Setup of JK:
Design armreduced, start of the top module:
module armreduced(
	input clk,
	input reset,
	output[31:0] pc,
	input[31:0] inst,
	input nIRQ,
	output[3:0] be,
	output[31:0] memaddr,
	output memwrite,
	output memread,
	output[31:0] writedata,
	input[31:0] readdata
	);
For scale: ~5,500 cells after synthesis, roughly 1,000 flip-flops.
Settings: LEC_CHECK=0, CAP_MARGIN=20, CORE_MARGIN=2, CORE_UTILIZATION=70, CTS_CLUSTER_DIAMETER=370, CTS_CLUSTER_SIZE=22, HOLD_SLACK_MARGIN=0.29, SETUP_SLACK_MARGIN=1.07, SLEW_MARGIN=20; clock period 9.4 ns.
run.sh (not shown) runs the stock make flow with config.mk's settings and CLKGATE_MAP_FILE=.
JK: GRT-0232 in global routing -> run aborted
Input-level comparison between MS and JK:
- CTS_CLUSTER_DIAMETER no longer set, was 370
- HOLD_SLACK_MARGIN no longer set, was 0.29
- CTS_CLUSTER_SIZE no longer set, was 22
- SETUP_SLACK_MARGIN no longer set, was 1.07
- CORE_UTILIZATION now 40, was 70
- the clock period (ns, I/O delays scaled along) now 20.0, was 9.4
[summary]
Among MS and JK, a clean, completed layout was produced by MS alone. The lower number of buffers inserted during clock tree synthesis of MS and JK is in JK. Area of the core sits higher in MS than in JK. MS and JK ended up with nearly the same post-synthesis async set-or-reset flop share. As far as synthesized cell count goes, MS and JK are indistinguishable; the numbers are identical. Diff JK..MS | post-synthesis area per instance | unchanged. Comparing JK against MS, there is no change at all in number of buffers inserted by hold repair at cts. Re number of enable flip-flop cells: no difference whatsoever between JK and MS. MS against JK; global placer's final weighted congestion is down by a few percent.
#### Input delta (AL over MS)
- a change of CORE_UTILIZATION from 40 to 45
- a change of the clock period (ns, I/O delays scaled along) from 20.0 to 9.56
==> results <==
Diff AL..MS | number of buffers between clock root and the deepest sink | unchanged
AL vs MS — minimum setup slack after placement dropped 1.62 ns.
Against MS, AL reports a horizontal die dimension that is lower.
Half-perimeter wire length of the detailed placement result, AL vs MS: up by a few percent
met4 as the uppermost signal routing layer after detailed routing was reported by AL, and met5 by MS.
Combinational power share | AL above MS
Compared with MS, in AL pin count of the biggest net entering global routing saw a decrease; worst hold slack saw a decrease; fraction of the core area covered by cells at the end of the flow saw an increase; count of clock-buffer cells in the layout saw an increase.
Edits applied to the flow inputs when going from AL to TR:
- CORE_UTILIZATION: 45 -> 41
- the clock period (ns, I/O delays scaled along): 9.56 -> 16.9
[summary]
- On TR: global-route usage is 3.0 points lower than what AL gave.
- Final-stage net count: TR vs AL down about 1%
- The lower part of the power in the clock network came out of TR.

* * *

build 3:
armreduced again, from the RTL that the note above started with.
## armreduced
module armreduced(
	input clk,
	input reset,
	output[31:0] pc,
	input[31:0] inst,
	input nIRQ,
	output[3:0] be,
	output[31:0] memaddr,
	output memwrite,
	output memread,
	output[31:0] writedata,
	input[31:0] readdata
	);
	wire PCSrcD, PCSrcE, PCSrcM, PCSrcW;
	wire RegWriteD, RegWriteE, RegWriteM, RegWriteW;
	wire MemtoRegD, MemtoRegE, MemtoRegM, MemtoRegW;
	wire MemWriteD, MemWriteE, MemWriteM;
	wire [3:0] ALUControlD, ALUControlE;
	wire BranchD, BranchE, BranchTakenE;
	wire ALUSrcD, ALUSrcE;
	wire FlagWriteD, FlagWriteE;
	wire [1:0] ImmSrcD;
	wire [1:0] RegSrcD;
	wire [3:0] condE;
	wire condEx;
	wire [3:0] NZCV, FlagsE;
	wire newPCSrcE, newRegWriteE, newMemWriteE;
	wire [3:0] ALUFlags;
	wire InvalidRegD, InvalidRegE;
	wire StallF, StallD;
	wire FlushD, FlushE;
	wire FlushCtrlD;
	wire [1:0] ForwardAE, ForwardBE;
	wire[31:0] PCPlus4F, PCBranch;
	wire[31:0] NextPC;
	wire [31:0] PCF;
	wire [31:0] ResultW;
	assign be = 4'b1111;
	assign PCBranch = ALUResultE;
	assign NextPC = (BranchTakenE == 1'b1) ? PCBranch : (PCSrcW == 1'b1) ? ResultW : PCPlus4F;
	RegisterWBIF _RegisterWBIF(.clk(clk), .en(~StallF), .PC(NextPC), .PCF(PCF), .reset(reset));
	wire [31:0] instF;
	wire [31:0] instD;
	assign pc = PCF;
	assign PCPlus4F = PCF + 32'd4;
	RegisterIFID _RegisterIFID(.instF(inst), .clk(clk), .clr(FlushD), .en(~StallD), .instD(instD), .reset(reset));
	wire [1:0] OpcodeD;
	wire [3:0] ReadAddr1, ReadAddr2, WriteAddr, WA3D;
	wire [31:0] ReadData1, ReadData2, ReadData3;
	assign OpcodeD = instD[27:26];
	assign ReadAddr1 = instD[19:16];
	assign ReadAddr2 = (RegSrcD[1] == 1'b0) ? instD[3:0] : instD[15:12];
	assign WA3D = instD[15:12];
	ctrlSig _ctrlSig(.op(OpcodeD), .funct(instD[25:20]), .ALUOp(ALUControlD), .ImmSrc(ImmSrcD), .RegSrc(RegSrcD),  
		.PCSrc(PCSrcD), .RegWrite(RegWriteD), .MemWrite(MemWriteD), .MemtoReg(MemtoRegD), 
		.ALUSrc(ALUSrcD), .Svalue(FlagWriteD), .Branch(BranchD), .InvalidReg(InvalidRegD));
	wire newPCSrcD;
	assign newPCSrcD = (instD[15:12] == 4'b1111 && instD[24:21] == 4'b1101) ? 1'b1 : 1'b0;
	wire[31:0] pcoutD, pcoutE, pcoutM, pcoutW;	
	RegisterFile _RegisterFile(.clk(clk), .reset(reset), .we(RegWriteW), .RegSrcW(RegSrcW), .RegSrc(RegSrcD), 
  ...
clock: 10.7 ns
lec_check: 0
abc_area: 1
cap_margin: 5
core_margin: 2
core_utilization: 72
cts_cluster_diameter: 371
cts_cluster_size: 41
place_density: 0.65
setup_slack_margin: 2.68
slew_margin: 30
Status(build 3) = ERROR, stage = global routing
For build 83, these inputs were changed with respect to build 3:
# build 3
export LEC_CHECK = 0
export ABC_AREA = 1
export CAP_MARGIN = 5
export CORE_MARGIN = 2
export CORE_UTILIZATION = 72
export CTS_CLUSTER_DIAMETER = 371
export CTS_CLUSTER_SIZE = 41
export PLACE_DENSITY = 0.65
export SETUP_SLACK_MARGIN = 2.68
export SLEW_MARGIN = 30
create_clock -name core_clock -period 10.7 [get_ports {clk}]
# build 83
export LEC_CHECK = 0
export CAP_MARGIN = 20
export CORE_MARGIN = 2
export CORE_UTILIZATION = 59
export SLEW_MARGIN = 20
create_clock -name core_clock -period 9.41 [get_ports {clk}]
==> comparison <==
- Build 83 against build 3; HPWL after detailed placement is down by more than 10%.
- Cell total in the yosys stat output (build 83 over build 3): decrease, about 24%
- [build 83] yosys synthesis chip area fell 4.5% relative to build 3
- Per the comparison of build 83 with build 3, core area rose by 17%, and-or/or-and share of the synthesized area decreased by 3.4 points relative to the old numbers.
- Area of the chip (build 83 vs. build 3) increases by more than 10%
- Pre-CTS setup slack for build 83 is lower than for build 3.
- Build 83 reached the end of the flow, and the finished layout is clean on the timing, DRC and antenna checks.
#### Input delta (build 78 over build 83)
# build 83
export LEC_CHECK = 0
export CAP_MARGIN = 20
export CORE_MARGIN = 2
export CORE_UTILIZATION = 59
export SLEW_MARGIN = 20
create_clock -name core_clock -period 9.41 [get_ports {clk}]
# build 78
export LEC_CHECK = 0
export CAP_MARGIN = 20
export CORE_MARGIN = 2
export CORE_UTILIZATION = 59
export SETUP_SLACK_MARGIN = 2.34
export SLEW_MARGIN = 20
create_clock -name core_clock -period 9.41 [get_ports {clk}]
--- outcome ---
Reported for build 83 and build 78, H-tree depth turned out identical to the last digit.
The register area share after synthesis on build 83 is in line with that on build 78.
Build 78 | ERROR | global routing
Re floorplan row count: no difference whatsoever between build 83 and build 78.
Power is estimated from default activity; no workload was simulated.
